==> flow/design.v <==
module alu(OPA, OPB, CIN,INP_VALID, CLK, RST, CMD, CE, MODE, COUT, OFLOW, RES, G, E, L, ERR);
    input ['d8-1:0] OPA, OPB;
    input CLK, RST, CE, MODE, CIN;
    input [1:0] INP_VALID;
    input ['d4-1:0] CMD;
    output reg ['d16-1:0] RES;
    output reg COUT;
    output reg OFLOW;
    output reg G;
    output reg E;
    output reg L;
    output reg ERR;
    reg ['d16-1:0] RES_next;
    reg COUT_next, OFLOW_next, G_next, E_next, L_next, ERR_next;
    reg ['d16-1:0] res_t;
    reg cout_t, oflow_t, g_t, e_t, l_t, err_t;
    always @(posedge CLK or posedge RST) begin
        if (RST) begin
            RES <= {'d16{1'b0}};
            COUT <= 1'b0;
            OFLOW <= 1'b0;
            G <= 1'b0;
            E <= 1'b0;
            L <= 1'b0;
            ERR <= 1'b0;
        end
        else begin
                RES <= RES_next;
                COUT <= COUT_next;
                OFLOW <= OFLOW_next;
                G <= G_next;
                E <= E_next;
                L <= L_next;
                ERR <= ERR_next;
        end
    end
    always @(posedge CLK) begin
        res_t = {'d16{1'b0}};
        cout_t = 1'b0;
        oflow_t = 1'b0;
        g_t = 1'b0;
        e_t = 1'b0;
        l_t = 1'b0;
        err_t = 1'b0;
        if (CE) begin
            if (MODE) begin
                case (CMD)
                   'd0: begin
                        if (INP_VALID == 'b11) begin
                            res_t = OPA+ OPB;
                            cout_t = res_t[8]; 
                        end
                   end
                   'd1: begin
                        if (INP_VALID == 'b11) begin
                            oflow_t = (OPA < OPB);
                            res_t = OPA - OPB;
                        end
                   end
                   'd2: begin
                        if (INP_VALID == 'b11) begin
                            res_t = OPA + OPB + CIN;
                            cout_t = res_t[8];
                        end
                   end
                   'd3: begin
                        if (INP_VALID == 'b11) begin
                            oflow_t = (OPA < (OPB + CIN));
                            res_t = OPA - OPB - CIN;
                        end
                   end
                   'd4:  begin
                        if (INP_VALID[0] == 'b1) begin
                            res_t = OPA + 1;
                        end
                   end
                   'd5: begin
                        if (INP_VALID[0] == 'b1) begin
                            res_t = OPA - 1;
                            if (OPA == {'d8{1'b0}}) oflow_t = 1;
                        end
                   end
                   'd6: begin
                        if (INP_VALID[1] == 'b1) begin
                            res_t = OPB + 1;
                        end
                   end
                   'd7: begin
                        if (INP_VALID[1] == 'b1) begin
                            res_t = OPB - 1;
                            if (OPB == {'d8{1'b0}}) oflow_t = 1;
                        end
                   end
                   'd8: begin
                        if (INP_VALID == 'b11) begin
                            if (OPA == OPB) begin
                                e_t = 1'b1;
                                g_t = 1'b0;
                                l_t = 1'b0;
                            end
                            else if (OPA > OPB) begin
                                e_t = 1'b0;
                                g_t = 1'b1;
                                l_t = 1'b0;
                            end
                            else begin
                                e_t = 1'b0;
                                g_t = 1'b0;
                                l_t = 1'b1;
                            end
                        end
                   end
                   'd9: begin
                        if (INP_VALID == 'b11) begin
                            res_t = (OPA + 1) * (OPB + 1);
                        end
                   end
                   'd10: begin
                        if (INP_VALID == 'b11) begin
                            res_t = (OPA << 1) * (OPB);
                        end
                   end
                   'd11: begin
                        if (INP_VALID == 'b11) begin
                            res_t = $signed(OPA) + $signed(OPB);
                            oflow_t =((OPA[7] == OPB[7]) && (res_t[7] != OPA[7]));
                            cout_t = res_t[8];
                            if ($signed(res_t) < 0) l_t = 1'b1;
                            else if ($signed(res_t) > 0) g_t = 1'b1;
                            else e_t = 1'b1;
                        end
                   end
                   'd12: begin
                        if (INP_VALID == 'b11) begin
                            res_t = $signed(OPA) - $signed(OPB);
                            oflow_t = ((OPA[7] != OPB[7]) && (res_t[7] != OPA[7]));
                            cout_t = res_t[8];
                            if ($signed(res_t) < 0) l_t = 1'b1;
                            else if ($signed(res_t) > 0) g_t = 1'b1;
                            else e_t = 1'b1;
                        end
                   end
                   default:;
               endcase
            end
            else begin
                case (CMD)
                    'd0:begin
                        if (INP_VALID == 'b11) res_t = {1'b0, OPA & OPB};
                    end
                    'd1:begin
                        if (INP_VALID == 'b11) res_t = {1'b0, ~(OPA & OPB)};
                    end
                    'd2:begin
                        if (INP_VALID == 'b11)res_t = {1'b0, OPA | OPB};
                    end
                    'd3:begin
                        if (INP_VALID == 'b11)res_t = {1'b0, ~(OPA | OPB)};
                    end
                    'd4:begin
                        if (INP_VALID == 'b11) res_t = {1'b0, OPA ^ OPB};
                    end
                    'd5:begin
                        if (INP_VALID == 'b11) res_t = {1'b0, ~(OPA ^ OPB)};
                    end
                    'd6:begin
                        if (INP_VALID[0] == 'b1)
                            res_t = ~OPA &{'d8 {1'b1}};
                    end
                    'd7:begin
                        if (INP_VALID[1] == 'b1)
                            res_t =  ~OPB&{'d8{1'b1}};
                    end
                    'd8:begin
                        if (INP_VALID[0] == 'b1)
                            res_t = (OPA >> 1) &{'d8{1'b1}} ;
                    end
                    'd9:begin
                        if (INP_VALID[0] == 'b1)
                            res_t = (OPA << 1)&{'d8{1'b1}};
                    end
                    'd10:begin
                        if (INP_VALID[1] == 'b1)
                            res_t = (OPB >> 1)&{'d8{1'b1}};
                    end
                    'd11:begin
                        if (INP_VALID[1] == 'b1)
                            res_t = (OPB << 1)&{'d8{1'b1}};
                    end
                    'd12:begin
                        if (INP_VALID == 'b11) begin
                            if (!(|OPB['d8-1:'d2+1])) begin
                                res_t = ((OPA <<  OPB['d2:0]) | (OPA >> ('d8 -  OPB['d2:0])))&{'d8{1'b1}};
                            end
                            else err_t = 1'b1;
                        end
                    end
                    'd13:begin
                        if (INP_VALID == 'b11) begin
                            if (!(|OPB['d8-1:'d2+1])) begin
                                res_t = ((OPA >> OPB['d2:0]) | (OPA << ('d8 - OPB['d2:0]))) &{'d8{1'b1}};
                            end
                            else err_t = 1'b1;
                        end
                    end
                    default: ;
                endcase
            end
            if(!(MODE == 1 && (CMD == 'd10 || CMD == 'd9 || CMD == 'd12 || CMD == 'd11)))
                res_t = res_t & {'d8{1'b1}};
        end
        RES_next <= res_t;
        COUT_next <= cout_t;
        OFLOW_next <= oflow_t;
        G_next <= g_t;
        E_next <= e_t;
        L_next <= l_t;
        ERR_next <= err_t;
    end
endmodule
export LEC_CHECK = 0
export CAP_MARGIN = 20
export CORE_MARGIN = 2
export CORE_UTILIZATION = 71
export CTS_CLUSTER_DIAMETER = 27
export SETUP_SLACK_MARGIN = 0.67
export SLEW_MARGIN = 20
create_clock -name core_clock -period 6.41 [get_ports {CLK}]
run.sh (not shown) runs the stock make flow with config.mk's settings and CLKGATE_MAP_FILE=.
The starting point stopped in global routing.
Then changed:
--- a/flow/config.mk
+++ b/flow/config.mk
@@ -10,3 +10 @@
-export CORE_UTILIZATION = 71
-export CTS_CLUSTER_DIAMETER = 27
-export SETUP_SLACK_MARGIN = 0.67
+export CORE_UTILIZATION = 40
==> flow/constraint.sdc (replaced) <==
create_clock -name core_clock -period 7.41 [get_ports {CLK}]
set_input_delay 1.4820 -clock core_clock [delete_from_list [all_inputs] [get_ports {CLK}]]
set_output_delay 1.4820 -clock core_clock [all_outputs]
set_load 0.01 [all_outputs]
With this change the flow completed without violations.
Synthesized cell count is unchanged.
Die area came out higher by about 75%.
Synthesized area is unchanged.
Then changed:
--- a/flow/config.mk
+++ b/flow/config.mk
@@ -7,0 +8 @@
+export ABC_AREA = 1
@@ -10 +11,3 @@
-export CORE_UTILIZATION = 40
+export CORE_UTILIZATION = 70
+export PLACE_DENSITY = 0.65
+export SETUP_SLACK_MARGIN = -0.12
==> flow/constraint.sdc (replaced) <==
create_clock -name core_clock -period 5.12 [get_ports {CLK}]
set_input_delay 1.0240 -clock core_clock [delete_from_list [all_inputs] [get_ports {CLK}]]
set_output_delay 1.0240 -clock core_clock [all_outputs]
set_load 0.01 [all_outputs]
Result: The changed run did not get past global routing with GRT-0232; die size is lower by about 40%; area after synthesis is higher by about 3.7%; synthesized cell count is higher by 29%.
Then changed:
--- a/flow/config.mk
+++ b/flow/config.mk
@@ -8 +7,0 @@
-export ABC_AREA = 1
@@ -11 +10,3 @@
-export CORE_UTILIZATION = 70
+export CORE_UTILIZATION = 71
+export CTS_CLUSTER_SIZE = 34
+export HOLD_SLACK_MARGIN = -0.09
@@ -13 +14 @@
-export SETUP_SLACK_MARGIN = -0.12
+export SETUP_SLACK_MARGIN = -0.54
==> flow/constraint.sdc (replaced) <==
create_clock -name core_clock -period 5.71 [get_ports {CLK}]
set_input_delay 1.1420 -clock core_clock [delete_from_list [all_inputs] [get_ports {CLK}]]
set_output_delay 1.1420 -clock core_clock [all_outputs]
set_load 0.01 [all_outputs]
=> This time the run finished but fails on setup timing; synthesized area drops by 3.5%; synthesized cell count drops by 22%; die size drops by 4.7%.
Then changed:
--- a/flow/config.mk
+++ b/flow/config.mk
@@ -7,0 +8 @@
+export ABC_AREA = 1
@@ -10,5 +11,2 @@
-export CORE_UTILIZATION = 71
-export CTS_CLUSTER_SIZE = 34
-export HOLD_SLACK_MARGIN = -0.09
-export PLACE_DENSITY = 0.65
-export SETUP_SLACK_MARGIN = -0.54
+export CORE_UTILIZATION = 64
+export CTS_CLUSTER_SIZE = 99
==> flow/constraint.sdc (replaced) <==
create_clock -name core_clock -period 5.4 [get_ports {CLK}]
set_input_delay 1.0800 -clock core_clock [delete_from_list [all_inputs] [get_ports {CLK}]]
set_output_delay 1.0800 -clock core_clock [all_outputs]
set_load 0.01 [all_outputs]
The changed run completed, yet does not pass: setup timing.
Register-to-register slack got worse by 220 ps.
Routed wire length went up by 18%.
Global-route usage went down by 5.6 points.
Then changed:
--- a/flow/config.mk
+++ b/flow/config.mk
@@ -11,2 +11,3 @@
-export CORE_UTILIZATION = 64
-export CTS_CLUSTER_SIZE = 99
+export CORE_UTILIZATION = 71
+export PLACE_DENSITY = 0.65
+export SETUP_SLACK_MARGIN = -0.12
Result: The changed run stopped in global routing with GRT-0232. Die size is lower by 9.6%. Synthesized cell count stays the same. Synthesized area stays the same.

---

== v31 ==
// alu: RTL as listed in full above, without the edits since
make LEC_CHECK=0 CAP_MARGIN=20 CELL_PAD_IN_SITES_GLOBAL_PLACEMENT=1 CORE_MARGIN=2 CORE_UTILIZATION=39 CTS_CLUSTER_DIAMETER=394 CTS_CLUSTER_SIZE=100 SLEW_MARGIN=20 finish   # period 8.0 ns
v31 did not stop at any stage, and its layout met the timing, DRC and antenna checks.
### v31 -> v35
Settings: CORE_UTILIZATION now 40, was 39; CELL_PAD_IN_SITES_GLOBAL_PLACEMENT now 2, was 1; ABC_AREA now 1, previously not set; TNS_END_PERCENT now 55, previously not set; CTS_CLUSTER_SIZE now 60, was 100; CTS_CLUSTER_DIAMETER no longer set, was 394; MAX_ROUTING_LAYER now met4, previously not set; HOLD_SLACK_MARGIN now 0.2, previously not set; SETUP_SLACK_MARGIN now 0.72, previously not set.
[summary]
Average cell area after synthesis of v35 falls short of that of v31 by more than 10%. v31 ended up with RES_next[14]$_SDFF_PN0_ as its capturing instance or port of the critical path; v35 ended up with RES_next[11]$_SDFF_PN0_. Reported for v35 and v31, max-cap check violation count turned out identical to the last digit. v35 went all the way through the flow, and no timing, DRC or antenna check failed. The die used by v35 is larger than the one used by v31.
## Diff of input files: v36 against v35
Settings: removing CELL_PAD_IN_SITES_GLOBAL_PLACEMENT (formerly 2); changing TNS_END_PERCENT from 55 to 15; setting CTS_CLUSTER_DIAMETER to 394 for the first time; changing CTS_CLUSTER_SIZE from 60 to 100; removing ABC_AREA (formerly 1); removing SETUP_SLACK_MARGIN (formerly 0.72); removing MAX_ROUTING_LAYER (formerly met4); removing HOLD_SLACK_MARGIN (formerly 0.2); setting CORE_ASPECT_RATIO to 1.89 for the first time; changing CORE_UTILIZATION from 40 to 58.
--- outcome ---
Against v35, v36 reports a net load switching power that is higher.
v36 vs v35 on xor/xnor share of the synthesized area: v36 is the higher one.
v35 → v36: horizontal die dimension has decreased; clock period minus worst slack rose 0.11 ns; multi-input gate share of the layout cell area now sits higher; design internal power increased about 8%.
Worst slew margin relative to its limit was lower in the run labelled v36.
[v36] register share after synthesis rose 0.34 points relative to v35
On clock share of power: between v35 and v36, it ends up higher for v35.
v36 vs v35 — cell area dropped 3.9%.
Input changes introduced in v59 (baseline for comparison: v36):
Settings: swapping 20 for 40 in CAP_MARGIN; clearing TNS_END_PERCENT, which used to be 15; swapping 58 for 56 in CORE_UTILIZATION; putting SETUP_SLACK_MARGIN at -0.75 where nothing was set; putting HOLD_SLACK_MARGIN at -0.09 where nothing was set; swapping 1.89 for 1.88 in CORE_ASPECT_RATIO; swapping 100 for 99 in CTS_CLUSTER_SIZE; swapping 394 for 392 in CTS_CLUSTER_DIAMETER.
## What came out
Across both runs, total power was higher for v59 than for v36.
On die area, the lower figure sits with v36, not v59.
Hold slack: v59 vs v36, no meaningful difference
[compare] base=v36 new=v59: wire length went up about 0.8%; leakage power summed over all cells went down 0.61%.
Vias: v59 fewer than v36
In terms of cell area, v59 and v36 differ only marginally.
The critical path depth in v59 sits about 5% below the value recorded for v36.
In v59, the register share of total power came out 0.2 points below the value in v36.
The post-route fraction of the period consumed by the critical path reported for v59 is greater than that of v36 by 1.4 points.
In the metrics for v59 and v36, the one carrying the lower share of total power in combinational logic is v59.

---

## run A
Starts from the design.v that is shown in full above.
Settings: LEC_CHECK=0, ABC_AREA=0, CAP_MARGIN=0, CORE_ASPECT_RATIO=1.43, CORE_MARGIN=2, CORE_UTILIZATION=72, CTS_CLUSTER_DIAMETER=35, GPL_ROUTABILITY_DRIVEN=1, PLACE_DENSITY=0.61, SETUP_SLACK_MARGIN=-0.27, SLEW_MARGIN=20, TNS_END_PERCENT=10; clock period 5.46 ns.
Run A did not finish; the tool stopped in global routing with error GRT-0232.
--- input diff run A..run B ---
==> flow/config.mk <==
export PLATFORM = sky130hd
export DESIGN_NAME = alu
export DESIGN_NICKNAME = alu
export VERILOG_FILES = /design/flow/design.v
export SDC_FILE = /design/flow/constraint.sdc
export NUM_CORES = 4
export LEC_CHECK = 0
export CAP_MARGIN = 20
export CORE_MARGIN = 2
export CORE_UTILIZATION = 63
export CTS_CLUSTER_DIAMETER = 394
export CTS_CLUSTER_SIZE = 100
export SLEW_MARGIN = 20
==> flow/constraint.sdc <==
create_clock -name core_clock -period 8.0 [get_ports {CLK}]
set_input_delay 1.6000 -clock core_clock [delete_from_list [all_inputs] [get_ports {CLK}]]
set_output_delay 1.6000 -clock core_clock [all_outputs]
set_load 0.01 [all_outputs]
Notes after the runs:
Summary of run A and run B: one run falls short of a clean finish, namely run A.
The flow ended early for run A: it failed with a tool error in global routing.
The run showing the smaller number of standard-cell rows in the floorplan is run B.
Run A → run B: cell area after placement dropped about 9%; post-CTS resize count dropped 102; routability congestion estimate from global placement dropped 14%; synthesized netlist cell count barely changed.
Run B vs. run A: number of enable flip-flop cells essentially unchanged; horizontal extent of the die increased 27%; die size increased 14%.
Input changes introduced in run C (baseline for comparison: run B):
-- flow/config.mk --
<<< run B, line 8
export CAP_MARGIN = 20
export CORE_MARGIN = 2
export CORE_UTILIZATION = 63
export CTS_CLUSTER_DIAMETER = 394
export CTS_CLUSTER_SIZE = 100
export SLEW_MARGIN = 20
>>> run C, line 8
export CAP_MARGIN = 20
export CORE_MARGIN = 2
export CORE_UTILIZATION = 59
export CTS_CLUSTER_DIAMETER = 394
export CTS_CLUSTER_SIZE = 100
export SETUP_SLACK_MARGIN = -0.72
export SLEW_MARGIN = 20
==> comparison <==
Part of the power in combinational logic: run C > run B
Run C: post-layout total power is about 1.2% higher than what run B reported.
As far as synthesized flop and latch total goes, run C and run B are indistinguishable; the numbers are identical.
Run C and run B ended up with nearly the same post-route worst hold slack.
Of run C and run B, run C shows the higher data required time of the critical path, with run B below it.
Going from run B to run C, the die outline width was found to have gone up by 4.2 um.
Sequential share of layout area across run C and run B: no real change.
Changes observed in run C relative to run B: logic gate fraction of the total cell area shrank by 0.18 points; total power per unit cell area grew by 1.0%.
The following lists how run D was set up differently from run C:
==> flow/config.mk <==
export PLATFORM = sky130hd
export DESIGN_NAME = alu
export DESIGN_NICKNAME = alu
export VERILOG_FILES = /design/flow/design.v
export SDC_FILE = /design/flow/constraint.sdc
export NUM_CORES = 4
export LEC_CHECK = 0
export ABC_AREA = 1
export CAP_MARGIN = 20
export CELL_PAD_IN_SITES_GLOBAL_PLACEMENT = 2
export CORE_MARGIN = 8
export CORE_UTILIZATION = 40
export CTS_CLUSTER_SIZE = 60
export GPL_TIMING_DRIVEN = 0
export HOLD_SLACK_MARGIN = 0.2
export MAX_ROUTING_LAYER = met4
export MIN_ROUTING_LAYER = met2
export SETUP_SLACK_MARGIN = 0.72
export SLEW_MARGIN = 20
export TNS_END_PERCENT = 55
Results
Run D ended with every stage complete and zero timing, DRC or antenna violations.
Row wire length of the first global-routing pass: run D higher / run C lower
Summary: with run C as the reference, power density over the cells in run D moved down slightly.
Looking at number of placed instances with taps included, run D sits above run C.
Note that the count of plain and timing-repair buffers in the layout recorded for run C amounts to 0.939 times the value seen in run D.
Run C → run D: width of the die picked up an extra 32%; final design area excluding fillers picked up an extra 5.6%; highest clock frequency the design can meet picked up an extra 2.0%.
For the signal arrival time at the worst endpoint, run D came in 0.14 ns lower than run C did.
Across both runs, overall power was higher for run D than for run C.
No activity file was given, so power comes from the tool's default toggle rates.
